## job 7511
## mdc
module mdc (clk, rst_n, start, A, B, out, done);
input clk, rst_n, start;
input [7:0] A, B;
output reg [7:0] out;
output reg done;
reg [1:0] state;
reg [7:0] A_aux, B_aux;
localparam IDLE = 2'b00;
localparam SUBTRACT = 2'b01;
localparam FINISHED = 2'b10;
always @(posedge clk or negedge rst_n) begin
    if (!rst_n) begin
        state <= IDLE;
        out <= 0;
        done <= 0;
    end else begin
        done <= 0;
        case (state)
            IDLE: begin
                state <= IDLE;
                if (start) begin
                    state <= SUBTRACT;
                    A_aux <= A;
                    B_aux <= B;
                end
            end
            SUBTRACT: begin
                state <= SUBTRACT;
                if (A_aux > B_aux)
                    A_aux <= A_aux - B_aux;
                else if (B_aux > A_aux)
                    B_aux <= B_aux - A_aux;
                else
                    state <= FINISHED;
            end
            FINISHED: begin
                state <= IDLE;
                done <= 1;
                out <= A_aux;
            end
            default: state <= IDLE;
        endcase
    end
end
endmodule
For scale: roughly 210 cells after synthesis, ~28 flip-flops, roughly 2000 µm² of cells after synthesis.
Settings: LEC_CHECK=0, CAP_MARGIN=40, CORE_MARGIN=2, CORE_UTILIZATION=72, CTS_BUF_LIST=sky130_fd_sc_hd__clkbuf_16, CTS_CLUSTER_SIZE=89, GPL_TIMING_DRIVEN=1, SETUP_SLACK_MARGIN=1.05, SLEW_MARGIN=20; clock period 3.94 ns.
run.sh (not shown) runs the stock make flow with config.mk's settings and CLKGATE_MAP_FILE=.
The inputs of job 5639 differ from those of job 7511 as listed below.
- removing CTS_CLUSTER_SIZE (formerly 89)
- removing SETUP_SLACK_MARGIN (formerly 1.05)
- changing CORE_UTILIZATION from 72 to 68
- removing GPL_TIMING_DRIVEN (formerly 1)
- changing the clock period (ns, I/O delays scaled along) from 3.94 to 2.21
[summary]
- Status: job 5639 FAILED at global routing (tool error)
- From job 7511 to job 5639, H-tree depth did not move at all.
- Job 7511 -> job 5639: total instance count after detailed placement increased by a little under 10%
- Delta (job 5639 minus job 7511): effective utilization at floorplan went down; tally of buffers added on design ports saw little to no change; setup slack after placement fell by 1350 ps; final estimated routing congestion in global placement went up 11%; cell resize tally after clock tree synthesis +12.
- Delta(post-CTS setup buffer count, job 5639 - job 7511) > 0
- Compared to job 7511, job 5639 has die size about 5.5% higher.
- From job 7511 to job 5639, synthesized instance count did not move at all.
- The lower placed wire-length estimate after detailed placement came out of job 7511.
Here is what was changed in the inputs of job 3360 compared with job 5639.
- swapping 40 for 0 in CAP_MARGIN
[summary]
The log for job 3360 ends in global routing with error GRT-0232, so the run never completed.
Diff job 3360..job 5639 | area fraction in and, or, nand and nor cells | unchanged
Summary of job 3360 over job 5639: synthesized area divided by synthesized cell count roughly the same; compound-cell area share of the yosys netlist shows no meaningful change.
For area of the die, job 3360 and job 5639 come out practically identical.
Area fraction in full adders, half adders and majority gates came out exactly the same in job 5639 and job 3360.
As far as instance count after placement with tap cells included goes, job 5639 and job 3360 are indistinguishable; the numbers are identical.
Reported for job 5639 and job 3360, die height turned out identical to the last digit.
Comparing job 3360 against job 5639, there is no change at all in number of distinct library cell variants in the gate-level netlist after synthesis.
Between job 5639 and job 3360, the number of clock buffers inserted by TritonCTS does not differ in any meaningful way.
Job 5639 -> job 3360: placement row count delta 0, exact match
Modified inputs, job 9752 compared to job 3360
- CAP_MARGIN: 0 -> 20
- ABC_AREA: unset -> 1
- the clock period (ns, I/O delays scaled along): 2.21 -> 1.99
==> results <==
The flow ended early for job 9752: it failed with a tool error in global routing.
The number of buffers added on ports on job 3360 is in line with that on job 9752.
Number of cells produced by synthesis (higher): job 9752
In the reports for job 3360 and job 9752, the larger total cells reported by yosys after synthesis belongs to job 9752.
Against job 3360 as the reference, job 9752 delivers a higher adder and majority gate portion of the synthesized area.
The run showing the smaller area fraction in xor and xnor cells is job 3360.
Summary — area after synthesis, job 9752 relative to job 3360: lower, by about 4.6%.
Die outline area: job 9752 vs job 3360 down about 4.3%
> inputs changed (job 9752 -> job 8901)
- an added GPL_TIMING_DRIVEN of 1
- an added SETUP_SLACK_MARGIN of -0.13
- a change of CAP_MARGIN from 20 to 0
- an added HOLD_SLACK_MARGIN of 0.29
- an added CTS_CLUSTER_SIZE of 89
- an added PLACE_DENSITY of 0.35
- a change of CORE_UTILIZATION from 68 to 72
Status: job 8901 FAILED at clock tree synthesis (tool error). Re count of placed standard cells including taps: job 9752 was higher than job 8901. Of job 8901 and job 9752, it is job 8901 that has the lower floorplan core area. Die boundary width, job 8901 and job 9752: lower on job 8901. Job 9752 -> job 8901: post-synthesis sequential element count delta 0, exact match. Of job 8901 and job 9752, the lower placed standard-cell area belongs to job 8901. Reported for job 8901 and job 9752, area after synthesis turned out identical to the last digit. Job 8901 vs job 9752 — area of the die dropped by a few percent. Taking job 8901 as 1.0, job 9752 lands at 0.933 on placer congestion estimate.
## Diff of input files: job 9205 against job 8901
- changing CTS_CLUSTER_SIZE from 89 to 98
- removing ABC_AREA (formerly 1)
- removing GPL_TIMING_DRIVEN (formerly 1)
- removing SETUP_SLACK_MARGIN (formerly -0.13)
- removing PLACE_DENSITY (formerly 0.35)
- changing CAP_MARGIN from 0 to 20
- removing HOLD_SLACK_MARGIN (formerly 0.29)
- changing the clock period (ns, I/O delays scaled along) from 1.99 to 4.03
[summary]
- The flow ran to completion for all of job 8901 and job 9205 but job 8901, which stopped partway.
- Stage in which a tool error killed job 8901: clock tree synthesis.
- Delta (job 9205 minus job 8901): synthesized-area fraction occupied by and/or/nand/nor cells shrank by 12 points, share of synthesized area spent on multiplexers grew by 5.7 points.
- In job 9205, post-synthesis share of cell area spent on full adders, half adders and majority gates is lower than in job 8901.

========
Starting RTL as in the previous note.
==> flow/config.mk <==
export PLATFORM = sky130hd
export DESIGN_NAME = mdc
export DESIGN_NICKNAME = mdc
export VERILOG_FILES = /design/flow/design.v
export SDC_FILE = /design/flow/constraint.sdc
export NUM_CORES = 4
export LEC_CHECK = 0
export CAP_MARGIN = 35
export CORE_MARGIN = 2
export CORE_UTILIZATION = 72
export CTS_BUF_LIST = sky130_fd_sc_hd__clkbuf_16
export CTS_CLUSTER_DIAMETER = 396
export CTS_CLUSTER_SIZE = 98
export SETUP_SLACK_MARGIN = 1.18
export SLEW_MARGIN = 20
==> flow/constraint.sdc <==
create_clock -name core_clock -period 4.03 [get_ports {clk}]
set_input_delay 0.8060 -clock core_clock [delete_from_list [all_inputs] [get_ports {clk}]]
set_output_delay 0.8060 -clock core_clock [all_outputs]
set_load 0.01 [all_outputs]
The first run completed with no timing, DRC or antenna violations.
Then changed:
--- a/flow/config.mk
+++ b/flow/config.mk
@@ -8 +8 @@
-export CAP_MARGIN = 35
+export CAP_MARGIN = 20
@@ -10 +10 @@
-export CORE_UTILIZATION = 72
+export CORE_UTILIZATION = 63
@@ -12,3 +11,0 @@
-export CTS_CLUSTER_DIAMETER = 396
-export CTS_CLUSTER_SIZE = 98
-export SETUP_SLACK_MARGIN = 1.18
==> flow/constraint.sdc (replaced) <==
create_clock -name core_clock -period 2.27 [get_ports {clk}]
set_input_delay 0.4540 -clock core_clock [delete_from_list [all_inputs] [get_ports {clk}]]
set_output_delay 0.4540 -clock core_clock [all_outputs]
set_load 0.01 [all_outputs]
=> The changed run finished with timing, DRC and antenna clean; setup slack gets worse by 1200 ps; die area went up by roughly a tenth; cell area climbs by roughly a tenth; via count goes up by a few percent.

========
mdc again, from the RTL that the note above started with.
Settings: LEC_CHECK=0, CAP_MARGIN=20, CORE_MARGIN=2, CORE_UTILIZATION=64, CTS_BUF_LIST=sky130_fd_sc_hd__clkbuf_16, HOLD_SLACK_MARGIN=0.3, SETUP_SLACK_MARGIN=0.61, SLEW_MARGIN=20; clock period 2.27 ns.
The starting point stopped in global routing with DPL-0038.
==> next run, changes <==
Settings changed: CORE_UTILIZATION 64 to 65, HOLD_SLACK_MARGIN 0.3 to -0.1, SETUP_SLACK_MARGIN 0.61 to default.
Clock period 2.27 ns to 2.16 ns, I/O delays scaled along.
The changed run finished but fails on setup timing; die size falls by 1.4%; area after synthesis is unchanged; synthesized cell count does not change.
==> next run, changes <==
Settings changed: ABC_AREA from default to 1, CORE_UTILIZATION 65 to 72, HOLD_SLACK_MARGIN -0.1 to default.
Clock period 2.16 ns to 2.27 ns, I/O delays scaled along.
Result: Now the flow stopped in global routing. Area after synthesis shrinks by a few percent. Die area falls by roughly a tenth. Synthesized cell count is higher by about a fifth.
==> next run, changes <==
Settings changed: CORE_UTILIZATION 72 to 69.
Clock period 2.27 ns to 2.64 ns, I/O delays scaled along.
After rerunning: This time the run went through all stages and came out clean; synthesized area does not change; die area rises by 4.0%; synthesized cell count stays the same.

========
mdc again, from the RTL that the note above started with.
Settings: LEC_CHECK=0, CAP_MARGIN=40, CELL_PAD_IN_SITES_GLOBAL_PLACEMENT=2, CORE_ASPECT_RATIO=0.71, CORE_MARGIN=2, CORE_UTILIZATION=49, CTS_BUF_LIST=sky130_fd_sc_hd__clkbuf_16, CTS_CLUSTER_SIZE=89, GPL_ROUTABILITY_DRIVEN=0, GPL_TIMING_DRIVEN=0, HOLD_SLACK_MARGIN=0.02, PLACE_DENSITY=0.84, SETUP_SLACK_MARGIN=-0.13, SLEW_MARGIN=20; clock period 1.58 ns.
The first run never finished: it broke off in global placement (3_3_place_gp).
Change:
Settings changed: CELL_PAD_IN_SITES_GLOBAL_PLACEMENT 2 to default, CORE_ASPECT_RATIO 0.71 to default, CORE_UTILIZATION 49 to 66, CTS_CLUSTER_SIZE 89 to default, GPL_ROUTABILITY_DRIVEN 0 to default, GPL_TIMING_DRIVEN 0 to default, HOLD_SLACK_MARGIN 0.02 to default, PLACE_DENSITY 0.84 to default, SETUP_SLACK_MARGIN -0.13 to default.
Clock period 1.58 ns to 2.17 ns, I/O delays scaled along.
Effect: Now the flow stopped in clock tree synthesis (4_1_cts); die area shrinks by 24%; area after synthesis stays the same; synthesized cell count is unchanged.
Change:
Settings changed: CAP_MARGIN 40 to 20, CORE_UTILIZATION 66 to 40.
Clock period 2.17 ns to 4.0 ns, I/O delays scaled along.
What happened: With this change the flow finished clean. Synthesized area stays the same. Die size rose by well over a third. Synthesized cell count is unchanged.
